// alpacacorn
module alpacacorn #(
	parameter ADR_WIDTH = 6,
	parameter DATA_WIDTH = 8
)(
	input wire clk_i,
	input wire rst_i,
	input wire [DATA_WIDTH-1:0] data_i,
	output wire [DATA_WIDTH-1:0] data_o,
	output wire [ADR_WIDTH-1:0] adr_o,
	output wire we_o
);
For scale: roughly 230 cells after synthesis, roughly 41 flip-flops, roughly 25 I/O pins, ~2000 µm² of cells after synthesis.
export LEC_CHECK = 0
export CAP_MARGIN = 20
export CELL_PAD_IN_SITES_DETAIL_PLACEMENT = 1
export CORE_MARGIN = 10
export CORE_UTILIZATION = 26
export CTS_CLUSTER_DIAMETER = 197
export CTS_CLUSTER_SIZE = 68
export GPL_ROUTABILITY_DRIVEN = 0
export GPL_TIMING_DRIVEN = 0
export HOLD_SLACK_MARGIN = 0.18
export MAX_ROUTING_LAYER = met5
export SLEW_MARGIN = 5
export TNS_END_PERCENT = 60
create_clock -name core_clock -period 2.43 [get_ports {clk_i}]
run.sh (not shown) runs the stock make flow with config.mk's settings and CLKGATE_MAP_FILE=.
Edit:
Settings changed: CELL_PAD_IN_SITES_DETAIL_PLACEMENT 1 to not set, CORE_MARGIN 10 to 2, CORE_UTILIZATION 26 to 40, CTS_CLUSTER_DIAMETER 197 to 376, CTS_CLUSTER_SIZE 68 to 59, HOLD_SLACK_MARGIN 0.18 to not set, MAX_ROUTING_LAYER met5 to met4, MIN_ROUTING_LAYER set to met2, SLEW_MARGIN 5 to 20, TNS_END_PERCENT 60 to not set.
Clock period 2.43 ns to 2.5 ns, I/O delays scaled along.
Result: Setup slack improves by 0.12 ns. Worst hold slack improves by 0.029 ns. Combinational power is lower by about 4%. Final cell count is lower by 9.6%. Via count is higher by 32%. Die area is lower by 52%.

========
Starting RTL as in the previous note.
export LEC_CHECK = 0
export ABC_AREA = 0
export CAP_MARGIN = 40
export CELL_PAD_IN_SITES_DETAIL_PLACEMENT = 2
export CORE_ASPECT_RATIO = 0.68
export CORE_MARGIN = 7
export CORE_UTILIZATION = 27
export CTS_CLUSTER_DIAMETER = 291
export GPL_ROUTABILITY_DRIVEN = 0
export MAX_ROUTING_LAYER = met4
export PLACE_DENSITY_LB_ADDON = 0.17
export SETUP_SLACK_MARGIN = 0.55
export SLEW_MARGIN = 20
create_clock -name core_clock -period 2.24 [get_ports {clk_i}]
==> next run, changes <==
Settings changed: ABC_AREA 0 to default, CAP_MARGIN 40 to 20, CELL_PAD_IN_SITES_DETAIL_PLACEMENT 2 to default, CORE_ASPECT_RATIO 0.68 to default, CORE_MARGIN 7 to 2, CORE_UTILIZATION 27 to 68, CTS_CLUSTER_DIAMETER 291 to default, GPL_ROUTABILITY_DRIVEN 0 to default, MAX_ROUTING_LAYER met4 to default, PLACE_DENSITY_LB_ADDON 0.17 to default, SETUP_SLACK_MARGIN 0.55 to default.
Clock period 2.24 ns to 1.25 ns, I/O delays scaled along.
Effect: Now the flow died in clock tree synthesis with DPL-0038. Die area fell by 66%. Area after synthesis stays the same. Synthesized cell count stays the same.
==> next run, changes <==
Settings changed: CORE_UTILIZATION 68 to 40.
Clock period 1.25 ns to 2.17 ns, I/O delays scaled along.
What happened: The changed run finished with timing, DRC and antenna clean. Synthesized area does not change. Die size is higher by 65%. Synthesized cell count stays the same.
==> next run, changes <==
Clock period 2.17 ns to 2.5 ns, I/O delays scaled along.
Result: Final area came out lower by 0.86%. Non-clock buffer count went down by 2. Power fell by 13%. Count of clock-buffer cells in the layout is unchanged. Core utilization fell by 0.44 points. Die size is unchanged. Final cell count went down by 0.61%.

========
## v33
Starting RTL as in the previous note.
clock: 0.956 ns
lec_check: 0
abc_area: 0
cap_margin: 20
cell_pad_in_sites_detail_placement: 0
core_margin: 2
core_utilization: 60
cts_cluster_diameter: 291
hold_slack_margin: 0.3
max_routing_layer: met4
place_density: 0.54
setup_slack_margin: 0.25
slew_margin: 20
Flow for v33 halted at clock tree synthesis, error code DPL-0038.
What v1 does differently from v33 at the input level:
- swapping 60 for 22 in CORE_UTILIZATION
- clearing CELL_PAD_IN_SITES_DETAIL_PLACEMENT, which used to be 0
- clearing HOLD_SLACK_MARGIN, which used to be 0.3
- clearing PLACE_DENSITY, which used to be 0.54
- clearing MAX_ROUTING_LAYER, which used to be met4
- clearing ABC_AREA, which used to be 0
- clearing SETUP_SLACK_MARGIN, which used to be 0.25
- clearing CTS_CLUSTER_DIAMETER, which used to be 291
- swapping 0.956 for 2.69 in the clock period (ns, I/O delays scaled along)
## What came out
v1 reached the end of the flow, and the finished layout is clean on the timing, design-rule and antenna checks. v33 has a lower number of placed instances with taps included than v1. v1 -> v33: per-instance average area after synthesis delta 0, exact match. Sequential element share of the synthesized area came out exactly the same in v33 and v1. Area inside the core boundary (v1 / v33): 2.8.
The following lists how v56 was set up differently from v1:
- a change of CORE_UTILIZATION from 22 to 21
- a change of the clock period (ns, I/O delays scaled along) from 2.69 to 2.17
Results
Compared with v1, in v56 proportion of cell area occupied by registers lost 0.62 points; met1 capacity usage during global routing rose by 0.22 points; final worst-path cycle share went up 13 points.
[inputs] v38 vs v56
- swapping 21 for 56 in CORE_UTILIZATION
- putting SETUP_SLACK_MARGIN at 0.36 where nothing was set
- swapping 2.17 for 1.24 in the clock period (ns, I/O delays scaled along)
[summary]
What ended v38 was a tool error in global routing; the run never finished. Looking only at number of instances in the placed design, and setting everything else aside, the lower value of v56 and v38 goes to v38. Diff v38..v56 | number of clock sinks | unchanged. Post-placement setup slack on v38 is behind v56. As far as xor and xnor fraction of the mapped netlist area goes, v38 and v56 are indistinguishable; the numbers are identical. v38 against v56: post-synthesis compound-gate area fraction essentially unchanged; die area decreased 6300 µm²; half-perimeter wire length of the detailed placement result increased 390 µm.

========
run a:
Starting RTL as in the previous note.
==> flow/design.v (excerpt) <==
module alpacacorn #(
	parameter ADR_WIDTH = 6,
	parameter DATA_WIDTH = 8
)(
	input wire clk_i,
	input wire rst_i,
	input wire [DATA_WIDTH-1:0] data_i,
	output wire [DATA_WIDTH-1:0] data_o,
	output wire [ADR_WIDTH-1:0] adr_o,
	output wire we_o
);
==> flow/config.mk <==
export PLATFORM = sky130hd
export DESIGN_NAME = alpacacorn
export DESIGN_NICKNAME = alpacacorn
export VERILOG_FILES = /design/flow/design.v
export SDC_FILE = /design/flow/constraint.sdc
export NUM_CORES = 4
export LEC_CHECK = 0
export ABC_AREA = 0
export CAP_MARGIN = 40
export CELL_PAD_IN_SITES_DETAIL_PLACEMENT = 2
export CORE_ASPECT_RATIO = 0.68
export CORE_MARGIN = 7
export CORE_UTILIZATION = 27
export CTS_CLUSTER_DIAMETER = 291
export GPL_ROUTABILITY_DRIVEN = 1
export GPL_TIMING_DRIVEN = 0
export MAX_ROUTING_LAYER = met5
export PLACE_DENSITY_LB_ADDON = 0.14
export SETUP_SLACK_MARGIN = 0.55
export SLEW_MARGIN = 20
==> flow/constraint.sdc <==
create_clock -name core_clock -period 2.24 [get_ports {clk_i}]
set_input_delay 0.4480 -clock core_clock [delete_from_list [all_inputs] [get_ports {clk_i}]]
set_output_delay 0.4480 -clock core_clock [all_outputs]
set_load 0.01 [all_outputs]
Run a was carried through to the last stage, and its layout satisfied the timing, design-rule and antenna checks.
Setup changes, run a to run b
- GPL_TIMING_DRIVEN no longer set, was 0
- MAX_ROUTING_LAYER no longer set, was met5
- CELL_PAD_IN_SITES_DETAIL_PLACEMENT no longer set, was 2
- CORE_MARGIN now 2, was 7
- CORE_UTILIZATION now 40, was 27
- ABC_AREA no longer set, was 0
- HOLD_SLACK_MARGIN now 0.18, previously not set
- PLACE_DENSITY_LB_ADDON no longer set, was 0.14
- CORE_ASPECT_RATIO no longer set, was 0.68
- CTS_CLUSTER_DIAMETER now 197, was 291
- CAP_MARGIN now 20, was 40
- SETUP_SLACK_MARGIN no longer set, was 0.55
- GPL_ROUTABILITY_DRIVEN no longer set, was 1
- the clock period (ns, I/O delays scaled along) now 2.5, was 2.24
Run b reached the final stage; the timing, design-rule and antenna checks on its layout passed. Run b vs run a: die boundary height down by more than 10%. Re signed area change from the synthesized netlist to the final layout: run b is 14 points down on run a. Run a → run b: final design utilization went up by 12 points; period utilization went down; worst setup margin +0.063 ns; die area dropped 4500 sq um. Across both runs, post-route standard cell area excluding fillers was lower for run b than for run a. Sort run b and run a by power asc -> top: run b. Against run a, run b reports a worst hold slack that is lower.

========
Starting RTL as in the previous note.
Settings: LEC_CHECK=0, CAP_MARGIN=20, CELL_PAD_IN_SITES_DETAIL_PLACEMENT=2, CORE_MARGIN=10, CORE_UTILIZATION=26, CTS_CLUSTER_DIAMETER=197, CTS_CLUSTER_SIZE=48, GPL_TIMING_DRIVEN=0, HOLD_SLACK_MARGIN=0.18, MAX_ROUTING_LAYER=met4, SLEW_MARGIN=5; clock period 2.43 ns.
Then changed:
Settings changed: CELL_PAD_IN_SITES_DETAIL_PLACEMENT 2 to default, CORE_MARGIN 10 to 2, CORE_UTILIZATION 26 to 40, CTS_CLUSTER_DIAMETER 197 to default, CTS_CLUSTER_SIZE 48 to default, GPL_TIMING_DRIVEN 0 to default, HOLD_SLACK_MARGIN 0.18 to default, MAX_ROUTING_LAYER met4 to default, SLEW_MARGIN 5 to 20.
Clock period 2.43 ns to 3.71 ns, I/O delays scaled along.
After rerunning: The new run produced a clean layout; final area goes down by 3.4%; setup slack improved by 1300 ps; clock power goes down by 37%; area after synthesis does not change; synthesized cell count stays the same; cell count goes down by 12%.
Then changed:
Settings changed: ABC_AREA from default to 0, CORE_UTILIZATION 40 to 71, CTS_CLUSTER_DIAMETER from default to 200, CTS_CLUSTER_SIZE from default to 19, SETUP_SLACK_MARGIN from default to 0.5.
Clock period 3.71 ns to 1.73 ns, I/O delays scaled along.
The new run ended with an error in 4_1_cts (DPL-0038).
Die area is lower by well over a third.
Synthesized area does not change.
Synthesized cell count is unchanged.
Then changed:
Settings changed: ABC_AREA 0 to 1, CORE_UTILIZATION 71 to 72, CTS_CLUSTER_DIAMETER 200 to 360, CTS_CLUSTER_SIZE 19 to 98, SETUP_SLACK_MARGIN 0.5 to 0.16.
Clock period 1.73 ns to 0.543 ns, I/O delays scaled along.
What happened:
- The new run did not get past 3_5_place_dp
- area after synthesis rises by 4.3%
- synthesized cell count rises by 22%
- die size rises by 2.6%
Then changed:
Settings changed: CAP_MARGIN 20 to 0, CORE_ASPECT_RATIO from default to 0.72, CTS_CLUSTER_SIZE 98 to 15, PLACE_DENSITY_LB_ADDON from default to 0.13.
The changed run failed in 3_3_place_gp with FLW-0024. Synthesized cell count stays the same. Synthesized area is unchanged. Die area barely changes.
Then changed:
Settings changed: ABC_AREA 1 to default, CAP_MARGIN 0 to 20, CORE_ASPECT_RATIO 0.72 to default, CORE_UTILIZATION 72 to 68, CTS_CLUSTER_DIAMETER 360 to default, CTS_CLUSTER_SIZE 15 to default, PLACE_DENSITY_LB_ADDON 0.13 to default, SETUP_SLACK_MARGIN 0.16 to default.
Clock period 0.543 ns to 1.24 ns, I/O delays scaled along.
=> Now the flow failed in 4_1_cts, error DPL-0038. Synthesized cell count falls by about a fifth. Die area rises slightly. Area after synthesis falls by a few percent.

========
== the previous run ==
Starting RTL as in the previous note.
export LEC_CHECK = 0
export CAP_MARGIN = 20
export CELL_PAD_IN_SITES_DETAIL_PLACEMENT = 1
export CORE_ASPECT_RATIO = 1.95
export CORE_MARGIN = 2
export CORE_UTILIZATION = 40
export CTS_CLUSTER_DIAMETER = 194
export CTS_CLUSTER_SIZE = 100
export HOLD_SLACK_MARGIN = -0.09
export SLEW_MARGIN = 20
export TNS_END_PERCENT = 20
create_clock -name core_clock -period 2.5 [get_ports {clk_i}]
For the current run, these inputs were changed with respect to the previous run:
Settings: HOLD_SLACK_MARGIN: -0.09 -> unset; SLEW_MARGIN: 20 -> 15; MAX_ROUTING_LAYER: unset -> met4; CTS_CLUSTER_SIZE: 100 -> 59; CELL_PAD_IN_SITES_DETAIL_PLACEMENT: 1 -> unset; CAP_MARGIN: 20 -> 25; TNS_END_PERCENT: 20 -> unset; GPL_ROUTABILITY_DRIVEN: unset -> 0; CORE_ASPECT_RATIO: 1.95 -> unset; MIN_ROUTING_LAYER: unset -> met2; CTS_CLUSTER_DIAMETER: 194 -> 176; GPL_TIMING_DRIVEN: unset -> 0.
--- outcome ---
- Cmp the current run vs the previous run: post-layout minimum cycle time lower in the current run
- Delta (the current run minus the previous run): total length of routed wires -about 13%, post-route core utilization picked up an extra 1.1 points, sequential cell count did not really move, setup slack saw an increase, relative area of clock buffers and inverters in the final design lost 0.69 points.
- Diff the previous run -> the current run: clock slew seen by the registers of the worst setup and hold paths level; count of nets after finishing moved up.

========
alpacacorn again, from the RTL that the note above started with.
Settings: LEC_CHECK=0, ABC_AREA=1, CAP_MARGIN=0, CORE_ASPECT_RATIO=0.72, CORE_MARGIN=2, CORE_UTILIZATION=72, CTS_CLUSTER_DIAMETER=360, CTS_CLUSTER_SIZE=15, HOLD_SLACK_MARGIN=0.3, PLACE_DENSITY_LB_ADDON=0.17, SETUP_SLACK_MARGIN=0.16, SLEW_MARGIN=20; clock period 0.543 ns.
The baseline died in global placement (3_3_place_gp), error FLW-0024.
Change:
--- a/flow/config.mk
+++ b/flow/config.mk
@@ -14,5 +14,5 @@
 export CTS_CLUSTER_SIZE = 15
 export HOLD_SLACK_MARGIN = 0.3
-export PLACE_DENSITY_LB_ADDON = 0.17
+export PLACE_DENSITY_LB_ADDON = 0.13
 export SETUP_SLACK_MARGIN = 0.16
 export SLEW_MARGIN = 20
The new run did not get past global placement (3_3_place_gp) (FLW-0024).
Synthesized cell count does not change.
Die area is unchanged.
Area after synthesis stays the same.
Change:
==> flow/config.mk (replaced) <==
export PLATFORM = sky130hd
export DESIGN_NAME = alpacacorn
export DESIGN_NICKNAME = alpacacorn
export VERILOG_FILES = /design/flow/design.v
export SDC_FILE = /design/flow/constraint.sdc
export NUM_CORES = 4
export LEC_CHECK = 0
export CAP_MARGIN = 20
export CORE_MARGIN = 2
export CORE_UTILIZATION = 40
export CTS_CLUSTER_DIAMETER = 376
export GPL_TIMING_DRIVEN = 0
export MAX_ROUTING_LAYER = met4
export SLEW_MARGIN = 20
==> flow/constraint.sdc (replaced) <==
create_clock -name core_clock -period 2.5 [get_ports {clk_i}]
set_input_delay 0.5000 -clock core_clock [delete_from_list [all_inputs] [get_ports {clk_i}]]
set_output_delay 0.5000 -clock core_clock [all_outputs]
set_load 0.01 [all_outputs]
This time the run produced a clean layout.
Area after synthesis drops by a few percent.
Die size came out higher by well over a third.
Synthesized cell count went down by about a fifth.
Change:
--- a/flow/config.mk
+++ b/flow/config.mk
@@ -8,7 +8,5 @@
 export CAP_MARGIN = 20
 export CORE_MARGIN = 2
-export CORE_UTILIZATION = 40
-export CTS_CLUSTER_DIAMETER = 376
-export GPL_TIMING_DRIVEN = 0
-export MAX_ROUTING_LAYER = met4
+export CORE_UTILIZATION = 58
+export SETUP_SLACK_MARGIN = 0.37
 export SLEW_MARGIN = 20
==> flow/constraint.sdc (replaced) <==
create_clock -name core_clock -period 1.2 [get_ports {clk_i}]
set_input_delay 0.2400 -clock core_clock [delete_from_list [all_inputs] [get_ports {clk_i}]]
set_output_delay 0.2400 -clock core_clock [all_outputs]
set_load 0.01 [all_outputs]
After rerunning:
- The changed run never finished: it broke off in global routing (5_1_grt) with DPL-0038
- synthesized cell count does not change
- synthesized area stays the same
- die size went down by a quarter to a third

========
alpacacorn again, from the RTL that the note above started with.
## alpacacorn
module alpacacorn #(
	parameter ADR_WIDTH = 6,
	parameter DATA_WIDTH = 8
)(
	input wire clk_i,
	input wire rst_i,
	input wire [DATA_WIDTH-1:0] data_i,
	output wire [DATA_WIDTH-1:0] data_o,
	output wire [ADR_WIDTH-1:0] adr_o,
	output wire we_o
);
clock: 1.76 ns
lec_check: 0
cap_margin: 25
cell_pad_in_sites_detail_placement: 1
core_aspect_ratio: 0.91
core_margin: 2
core_utilization: 43
cts_cluster_diameter: 252
max_routing_layer: met5
min_routing_layer: met1
place_density: 0.67
setup_slack_margin: 0.21
slew_margin: 20
tns_end_percent: 10
The first run ran to the end with violations: negative setup slack.
Then changed:
CAP_MARGIN = 20   (was 25)
CORE_ASPECT_RATIO = 0.5   (was 0.91)
CORE_UTILIZATION = 40   (was 43)
CTS_CLUSTER_DIAMETER = 110   (was 252)
CTS_CLUSTER_SIZE = 100   (was not set)
HOLD_SLACK_MARGIN = -0.09   (was not set)
MAX_ROUTING_LAYER = not set   (was met5)
MIN_ROUTING_LAYER = not set   (was met1)
PLACE_DENSITY = not set   (was 0.67)
SETUP_SLACK_MARGIN = not set   (was 0.21)
TNS_END_PERCENT = 20   (was 10)
clock period = 2.5 ns   (was 1.76 ns; I/O delays follow)
After rerunning: The changed run completed with no timing, DRC or antenna violations; final area is lower by roughly a tenth; via count decreases by a little under a tenth; wire length goes down by about a fifth; synthesized area does not change; setup slack gains 0.52 ns; die area came out higher by a little under a tenth; clock-buffer cell count went down by 1.
Power and IR drop assume default switching activity.
